==> nickel <==
Design fpu16_top, start of the top module:
module fpu16_top(
    input         aclk,
    input  [15:0] a,
    input  [15:0] b,
    input         a_valid,
    input         b_valid,
    output [15:0] add_result,
    output        add_valid,
    output [15:0] sub_result,
    output        sub_valid,
    output [15:0] mul_result,
    output        mul_valid,
    output [7:0]  cmp_result,
    output        cmp_valid
    );
Settings: LEC_CHECK=0, CAP_MARGIN=15, CORE_ASPECT_RATIO=0.5, CORE_MARGIN=2, CORE_UTILIZATION=70, MAX_ROUTING_LAYER=met4, PLACE_DENSITY=0.64, SETUP_SLACK_MARGIN=1.17, SLEW_MARGIN=20, TNS_END_PERCENT=5; clock period 4.42 ns.
run.sh (not shown) runs the stock make flow with config.mk's settings and CLKGATE_MAP_FILE=.
==> inputs of raven, as changes to nickel <==
CAP_MARGIN = 20   (was 15)
CORE_ASPECT_RATIO = unset   (was 0.5)
CORE_UTILIZATION = 66   (was 70)
PLACE_DENSITY = unset   (was 0.64)
TNS_END_PERCENT = unset   (was 5)
==> comparison table <==
                                                                                  raven                    nickel
Die span in x                                                                      221 um                    303 um
Post_cts resized                                                                      271                       324
Yosys Warn Count                                                                        5                         5
Floorplan Utilization                                                               66.9%                     71.3%
Number of placed cells counting well taps                                           4,290                     4,251
Last weighted congestion value of the routability-driven placer                     0.998                      1.06
Synthesized instance count                                                          3,271                     3,271
Outcome                                                          finished with violations            did not finish
Failing step                                                                            -  global routing (5_1_grt)
Layout check failures                                                negative setup slack                         -
Floorplan die height                                                               221 um                    153 um
Number of clock buffers inserted by TritonCTS                                          66                        53
CTS HTree Levels                                                                        3                         2
Post-placement setup slack                                                       -3770 ps                  -4040 ps
Cell row count                                                                         79                        54
Setup bufs post-CTS                                                                   111                        73
Area of placed instances                                                       0.0366 mm2                0.0361 mm2
Post-DP HPWL                                                                    67,800 um                 71,700 um
Core area                                                                      0.0467 mm2                0.0438 mm2
Overall chip area                                                              0.0491 mm2                0.0464 mm2

---

==> branch quartz <==
fpu16_top again, from the RTL that the note above started with.
==> flow/design.v (excerpt) <==
module fpu16_top(
    input         aclk,
    input  [15:0] a,
    input  [15:0] b,
    input         a_valid,
    input         b_valid,
    output [15:0] add_result,
    output        add_valid,
    output [15:0] sub_result,
    output        sub_valid,
    output [15:0] mul_result,
    output        mul_valid,
    output [7:0]  cmp_result,
    output        cmp_valid
    );
==> flow/config.mk <==
export PLATFORM = sky130hd
export DESIGN_NAME = fpu16_top
export DESIGN_NICKNAME = fpu16_top
export VERILOG_FILES = /design/flow/design.v
export SDC_FILE = /design/flow/constraint.sdc
export NUM_CORES = 4
export LEC_CHECK = 0
export CAP_MARGIN = 35
export CELL_PAD_IN_SITES_DETAIL_PLACEMENT = 1
export CORE_MARGIN = 2
export CORE_UTILIZATION = 27
export GPL_ROUTABILITY_DRIVEN = 0
export HOLD_SLACK_MARGIN = 0.07
export MAX_ROUTING_LAYER = met5
export PLACE_DENSITY_LB_ADDON = 0.14
export SETUP_SLACK_MARGIN = -0.27
export SLEW_MARGIN = 20
==> flow/constraint.sdc <==
create_clock -name core_clock -period 13.2 [get_ports {aclk}]
set_input_delay 2.6400 -clock core_clock [delete_from_list [all_inputs] [get_ports {aclk}]]
set_output_delay 2.6400 -clock core_clock [all_outputs]
set_load 0.01 [all_outputs]
==> inputs of branch harbor, as changes to branch quartz <==
Settings changed: CAP_MARGIN 35 to 20, CELL_PAD_IN_SITES_DETAIL_PLACEMENT 1 to not set, CORE_UTILIZATION 27 to 70, GPL_ROUTABILITY_DRIVEN 0 to not set, HOLD_SLACK_MARGIN 0.07 to not set, MAX_ROUTING_LAYER met5 to not set, PLACE_DENSITY_LB_ADDON 0.14 to not set, SETUP_SLACK_MARGIN -0.27 to -0.48.
==> flow/constraint.sdc (replaced) <==
create_clock -name core_clock -period 7.04 [get_ports {aclk}]
set_input_delay 1.4080 -clock core_clock [delete_from_list [all_inputs] [get_ports {aclk}]]
set_output_delay 1.4080 -clock core_clock [all_outputs]
set_load 0.01 [all_outputs]
==> results <==
Branch quartz passed the timing, DRC and antenna checks. Branch harbor finished but fails on negative setup slack. Of branch harbor and branch quartz, branch harbor has the higher sequential power (gap 95%, measured against branch quartz). In flip-flop count, branch harbor and branch quartz do not differ. Against branch harbor, the critical path depth of branch quartz is lower by 2. Between branch quartz and branch harbor, the lower cell area is in branch quartz (gap about 6%, measured against branch harbor). Setup slack: branch quartz is higher than branch harbor (2500 ps). In synthesized cell count, branch harbor and branch quartz do not differ. Against branch harbor, the clock power of branch quartz is smaller by 34%. Against branch quartz, the count of clock-buffer cells in the layout of branch harbor is lower by 26. Between branch harbor and branch quartz, the lower via count is in branch quartz (gap 30%, measured against branch quartz).

---

==> inputs of 06-11 <==
Starting RTL as in the previous note.
clock: 4.99 ns
lec_check: 0
abc_area: 1
cap_margin: 20
cell_pad_in_sites_detail_placement: 2
cell_pad_in_sites_global_placement: 1
core_aspect_ratio: 1.39
core_margin: 2
core_utilization: 44
cts_cluster_diameter: 249
cts_cluster_size: 67
gpl_timing_driven: 0
max_routing_layer: met5
slew_margin: 20
tns_end_percent: 95
==> inputs of 12-02, as changes to 06-11 <==
Settings changed: ABC_AREA 1 to default, CELL_PAD_IN_SITES_DETAIL_PLACEMENT 2 to default, CELL_PAD_IN_SITES_GLOBAL_PLACEMENT 1 to default, CORE_ASPECT_RATIO 1.39 to default, CORE_UTILIZATION 44 to 72, CTS_CLUSTER_DIAMETER 249 to default, CTS_CLUSTER_SIZE 67 to default, GPL_TIMING_DRIVEN 0 to default, MAX_ROUTING_LAYER met5 to default, PLACE_DENSITY from default to 0.67, TNS_END_PERCENT 95 to default.
==> flow/constraint.sdc (replaced) <==
create_clock -name core_clock -period 6.84 [get_ports {aclk}]
set_input_delay 1.3680 -clock core_clock [delete_from_list [all_inputs] [get_ports {aclk}]]
set_output_delay 1.3680 -clock core_clock [all_outputs]
set_load 0.01 [all_outputs]
==> inputs of 10-04, as changes to 06-11 <==
Settings changed: ABC_AREA 1 to default, CELL_PAD_IN_SITES_DETAIL_PLACEMENT 2 to default, CELL_PAD_IN_SITES_GLOBAL_PLACEMENT 1 to default, CORE_ASPECT_RATIO 1.39 to default, CORE_UTILIZATION 44 to 40, CTS_CLUSTER_DIAMETER 249 to default, CTS_CLUSTER_SIZE 67 to default, GPL_TIMING_DRIVEN 0 to default, MAX_ROUTING_LAYER met5 to default, TNS_END_PERCENT 95 to default.
==> flow/constraint.sdc (replaced) <==
create_clock -name core_clock -period 8.0 [get_ports {aclk}]
set_input_delay 1.6000 -clock core_clock [delete_from_list [all_inputs] [get_ports {aclk}]]
set_output_delay 1.6000 -clock core_clock [all_outputs]
set_load 0.01 [all_outputs]
==> inputs of 11-10, as changes to 06-11 <==
Settings changed: ABC_AREA 1 to default, CELL_PAD_IN_SITES_DETAIL_PLACEMENT 2 to default, CELL_PAD_IN_SITES_GLOBAL_PLACEMENT 1 to default, CORE_ASPECT_RATIO 1.39 to 0.52, CORE_UTILIZATION 44 to 40, CTS_CLUSTER_DIAMETER 249 to default, CTS_CLUSTER_SIZE 67 to default, GPL_ROUTABILITY_DRIVEN from default to 1, GPL_TIMING_DRIVEN 0 to default, HOLD_SLACK_MARGIN from default to 0.17, MAX_ROUTING_LAYER met5 to default, SETUP_SLACK_MARGIN from default to -0.79, TNS_END_PERCENT 95 to default.
==> flow/constraint.sdc (replaced) <==
create_clock -name core_clock -period 8.0 [get_ports {aclk}]
set_input_delay 1.6000 -clock core_clock [delete_from_list [all_inputs] [get_ports {aclk}]]
set_output_delay 1.6000 -clock core_clock [all_outputs]
set_load 0.01 [all_outputs]
==> notes <==
12-02 stopped in global routing (5_1_grt). 10-04 passed the timing, DRC and antenna checks. 06-11 died in clock tree synthesis (4_1_cts) with DPL-0033. 11-10 ran to the end with violations: negative setup slack. In area after synthesis, 11-10 and 10-04 do not differ. In synthesized cell count, 11-10 and 12-02 do not differ. Between 11-10 and 10-04, the lower combinational power is in 11-10 (gap about 1%, measured against 10-04). In 11-10 the hold slack is better than in 10-04, by 0.016 ns. In 10-04 the clock-buffer cell count is higher than in 11-10, by 19. In register-to-register slack, 11-10 and 10-04 hardly differ. In flip-flop count, 10-04 and 11-10 do not differ. Between 11-10 and 10-04, the lower utilization is in 11-10 (gap 2.3 points). Between 10-04 and 11-10, the lower setup slack is in 11-10 (gap 0.70 ns).

---

==> exp/garnet <==
fpu16_top again, from the RTL that the note above started with.
clock: 8.12 ns
lec_check: 0
cap_margin: 40
core_margin: 2
core_utilization: 19
gpl_routability_driven: 0
max_routing_layer: met5
slew_margin: 20
==> exp/violet: changes against exp/garnet <==
--- a/flow/config.mk
+++ b/flow/config.mk
@@ -7,7 +7,8 @@
 export LEC_CHECK = 0
-export CAP_MARGIN = 40
+export ABC_AREA = 0
+export CAP_MARGIN = 20
 export CORE_MARGIN = 2
-export CORE_UTILIZATION = 19
-export GPL_ROUTABILITY_DRIVEN = 0
-export MAX_ROUTING_LAYER = met5
+export CORE_UTILIZATION = 61
+export PLACE_DENSITY = 0.64
+export SETUP_SLACK_MARGIN = 1.23
 export SLEW_MARGIN = 20
==> flow/constraint.sdc (replaced) <==
create_clock -name core_clock -period 4.57 [get_ports {aclk}]
set_input_delay 0.9140 -clock core_clock [delete_from_list [all_inputs] [get_ports {aclk}]]
set_output_delay 0.9140 -clock core_clock [all_outputs]
set_load 0.01 [all_outputs]
==> exp/harbor: changes against exp/garnet <==
--- a/flow/config.mk
+++ b/flow/config.mk
@@ -7,7 +7,8 @@
 export LEC_CHECK = 0
-export CAP_MARGIN = 40
+export CAP_MARGIN = 20
 export CORE_MARGIN = 2
-export CORE_UTILIZATION = 19
-export GPL_ROUTABILITY_DRIVEN = 0
-export MAX_ROUTING_LAYER = met5
+export CORE_UTILIZATION = 72
+export CTS_CLUSTER_SIZE = 41
+export PLACE_DENSITY = 0.64
+export SETUP_SLACK_MARGIN = -0.48
 export SLEW_MARGIN = 20
==> flow/constraint.sdc (replaced) <==
create_clock -name core_clock -period 7.04 [get_ports {aclk}]
set_input_delay 1.4080 -clock core_clock [delete_from_list [all_inputs] [get_ports {aclk}]]
set_output_delay 1.4080 -clock core_clock [all_outputs]
set_load 0.01 [all_outputs]
==> results <==
exp/violet finished with setup timing left. exp/garnet finished with timing, DRC and antenna clean. exp/harbor ended with an error in global routing (5_1_grt) on GRT-0232. Die area: exp/garnet > exp/violet > exp/harbor. Synthesized cell count is the same in exp/garnet and exp/harbor. Between exp/garnet and exp/violet, the lower final cell count is in exp/violet (gap 30%, measured against exp/violet). In synthesized area, exp/garnet and exp/harbor do not differ.
Power figures rest on the tool's default switching activity, not on a simulated workload.
